==> inputs of v7 <==
Design my_chip, start of the top module:
module my_chip (
    input logic [11:0] io_in,  
    output logic [11:0] io_out,  
    input logic clock,
    input logic reset  
);
    logic [7:0] data_in;
    logic enter, sw;
    logic rst;
    logic [1:0] operation;
    logic [4:0] data_out;
    logic finish, error;
    logic [3:0] index;
    Synchronizer sync1(.async(io_in[0]), .clock(clock), .sync(data_in[0]));
    Synchronizer sync2(.async(io_in[1]), .clock(clock), .sync(data_in[1]));
    Synchronizer sync3(.async(io_in[2]), .clock(clock), .sync(data_in[2]));
    Synchronizer sync4(.async(io_in[3]), .clock(clock), .sync(data_in[3]));
    Synchronizer sync5(.async(io_in[4]), .clock(clock), .sync(data_in[4]));
    Synchronizer sync6(.async(io_in[5]), .clock(clock), .sync(data_in[5]));
    Synchronizer sync7(.async(io_in[6]), .clock(clock), .sync(data_in[6]));
    Synchronizer sync8(.async(io_in[7]), .clock(clock), .sync(data_in[7]));
    Synchronizer sync9(.async(io_in[8]), .clock(clock), .sync(enter));
    Synchronizer sync10(.async(io_in[9]), .clock(clock), .sync(sw));
    Synchronizer sync11(.async(io_in[10]), .clock(clock), .sync(operation[0]));
    Synchronizer sync12(.async(io_in[11]), .clock(clock), .sync(operation[1]));
    Synchronizer sync13(.async(reset), .clock(clock), .sync(rst));
    assign io_out[4:0] = data_out[4:0];
    assign io_out[5] = finish;
  ...
make LEC_CHECK=0 CAP_MARGIN=35 CORE_MARGIN=2 CORE_UTILIZATION=72 CTS_CLUSTER_DIAMETER=51 CTS_CLUSTER_SIZE=21 PLACE_DENSITY=0.67 SLEW_MARGIN=20 finish   # period 9.03 ns
run.sh (not shown) runs the stock make flow with config.mk's settings and CLKGATE_MAP_FILE=.
==> v19: changes against v7 <==
--- a/flow/config.mk
+++ b/flow/config.mk
@@ -7,8 +7,10 @@
 export LEC_CHECK = 0
-export CAP_MARGIN = 35
+export ABC_AREA = 1
+export CAP_MARGIN = 0
 export CORE_MARGIN = 2
 export CORE_UTILIZATION = 72
-export CTS_CLUSTER_DIAMETER = 51
-export CTS_CLUSTER_SIZE = 21
-export PLACE_DENSITY = 0.67
+export CTS_CLUSTER_DIAMETER = 319
+export CTS_CLUSTER_SIZE = 14
+export PLACE_DENSITY_LB_ADDON = 0.06
+export SETUP_SLACK_MARGIN = 1.11
 export SLEW_MARGIN = 20
==> flow/constraint.sdc (replaced) <==
create_clock -name core_clock -period 3.91 [get_ports {clock}]
set_input_delay 0.7820 -clock core_clock [delete_from_list [all_inputs] [get_ports {clock}]]
set_output_delay 0.7820 -clock core_clock [all_outputs]
set_load 0.01 [all_outputs]
==> v2: changes against v7 <==
--- a/flow/config.mk
+++ b/flow/config.mk
@@ -7,8 +7,11 @@
 export LEC_CHECK = 0
-export CAP_MARGIN = 35
+export ABC_AREA = 1
+export CAP_MARGIN = 20
 export CORE_MARGIN = 2
 export CORE_UTILIZATION = 72
-export CTS_CLUSTER_DIAMETER = 51
-export CTS_CLUSTER_SIZE = 21
-export PLACE_DENSITY = 0.67
+export CTS_CLUSTER_DIAMETER = 203
+export CTS_CLUSTER_SIZE = 14
+export GPL_ROUTABILITY_DRIVEN = 0
+export PLACE_DENSITY_LB_ADDON = 0.02
+export SETUP_SLACK_MARGIN = 0.52
 export SLEW_MARGIN = 20
==> flow/constraint.sdc (replaced) <==
create_clock -name core_clock -period 3.81 [get_ports {clock}]
set_input_delay 0.7620 -clock core_clock [delete_from_list [all_inputs] [get_ports {clock}]]
set_output_delay 0.7620 -clock core_clock [all_outputs]
set_load 0.01 [all_outputs]
==> v34: changes against v7 <==
==> flow/config.mk (replaced) <==
export PLATFORM = sky130hd
export DESIGN_NAME = my_chip
export DESIGN_NICKNAME = my_chip
export VERILOG_FILES = /design/flow/design.v
export SDC_FILE = /design/flow/constraint.sdc
export NUM_CORES = 4
export LEC_CHECK = 0
export ABC_AREA = 1
export CAP_MARGIN = 20
export CORE_MARGIN = 2
export CORE_UTILIZATION = 71
export PLACE_DENSITY_LB_ADDON = 0.12
export SETUP_SLACK_MARGIN = 0.65
export SLEW_MARGIN = 20
==> flow/constraint.sdc (replaced) <==
create_clock -name core_clock -period 5.86 [get_ports {clock}]
set_input_delay 1.1720 -clock core_clock [delete_from_list [all_inputs] [get_ports {clock}]]
set_output_delay 1.1720 -clock core_clock [all_outputs]
set_load 0.01 [all_outputs]
==> flow.log <==
[flow] final metrics
INFO  metric crit-reg2reg-capture = matrix_calculator.mul_logic.layer_1_reg.Q[31]
INFO  metric critical_path.cell_chain = clkinv_1, ha_1, nor4_1, o311ai_0, a211oi_1, a222oi_1, o2111ai_1, clkdlybuf4s50_1
INFO  metric status = complete, no violations
INFO  metric wl_met3 = just under 5000 um
INFO  metric ys_sh_xor = roughly 1.4%
INFO  metric initial_utilization = about 73%
INFO  metric fillerInstances = approximately 2,400
INFO  metric synth.mux.area_fraction = under 10%
INFO  metric drt_iter0_drc = around 2,000
Source of the figures above: v7

==> flow.log <==
[flow] final metrics
INFO  metric status = complete, no violations
INFO  metric ys_sh_xor = 1.44%
INFO  metric initial_utilization = about three quarters
INFO  metric synth.mux.area_fraction = 0%
INFO  metric place_worst_setup_slack = approximately 0.35 ns
INFO  metric critical_path.cell_chain = inv_2, nand4_4, inv_8, buf_6, o22ai_4, nand2_2, fa_1, inv_2, fa_1, ha_4, nand2_2, nand2_4, nand2_2, nand3_2, xor2_1, o21ai_1, inv_1
INFO  metric drt_iter0_drc = between 2,000 and 3,000
INFO  metric wl_met3 = between 6000 and 7000 um
INFO  metric count_of_flip_flops_with_a_built_in_enable_after_synthesis = 0
INFO  metric holdWs = roughly 0.32 ns
Source of the figures above: v19

==> flow.log <==
[flow] final metrics
INFO  metric critical_path.cell_chain = inv_2, nor3_1, nand2_1, o21ai_0, nor2_1, nand2_1, nor2_1, nand3_1, clkdlybuf4s50_1
INFO  metric initial_utilization = about 70%
INFO  metric synth.mux.area_fraction = 0%
INFO  metric fillerInstances = approximately 2,900
INFO  metric ys_sh_xor = under 10%
INFO  metric drt_iter0_drc = about 2,300
INFO  metric status = complete, no violations
INFO  metric async_flop_share = 0%
INFO  metric wl_met3 = about 5000 um
INFO  metric crit-reg2reg-capture = matrix_calculator.mul_logic.layer_1_2_reg.Q[6]
Source of the figures above: v34

==> flow.log <==
[flow] final metrics
INFO  metric cts_hold_buf = 0
INFO  metric fillerInstances = approximately 2,500
INFO  metric ys_sh_xor = under 10%
INFO  metric wl_met3 = between 7000 and 8000 um
INFO  metric drt_iter0_drc = approximately 3,100
INFO  metric critical_path.cell_chain = inv_2, nand2_2, inv_2, nand3_4, clkinvlp_4, buf_12, buf_6, buf_6, o22ai_4, nand2_2, fa_1, inv_2, fa_2, ha_1, nand4_1, nand3_1, xor2_1, o21ai_1, inv_1
INFO  metric yosys_area = 26,800 um2
INFO  metric powerSeq = approximately 5.5 mW
INFO  metric initial_utilization = between 70 and 80%
INFO  metric status = complete, no violations
INFO  metric required = approximately 4.3 ns
INFO  metric crit-reg2reg-capture = matrix_calculator.mul_logic.layer_1_2_reg.Q[31]
Source of the figures above: v2

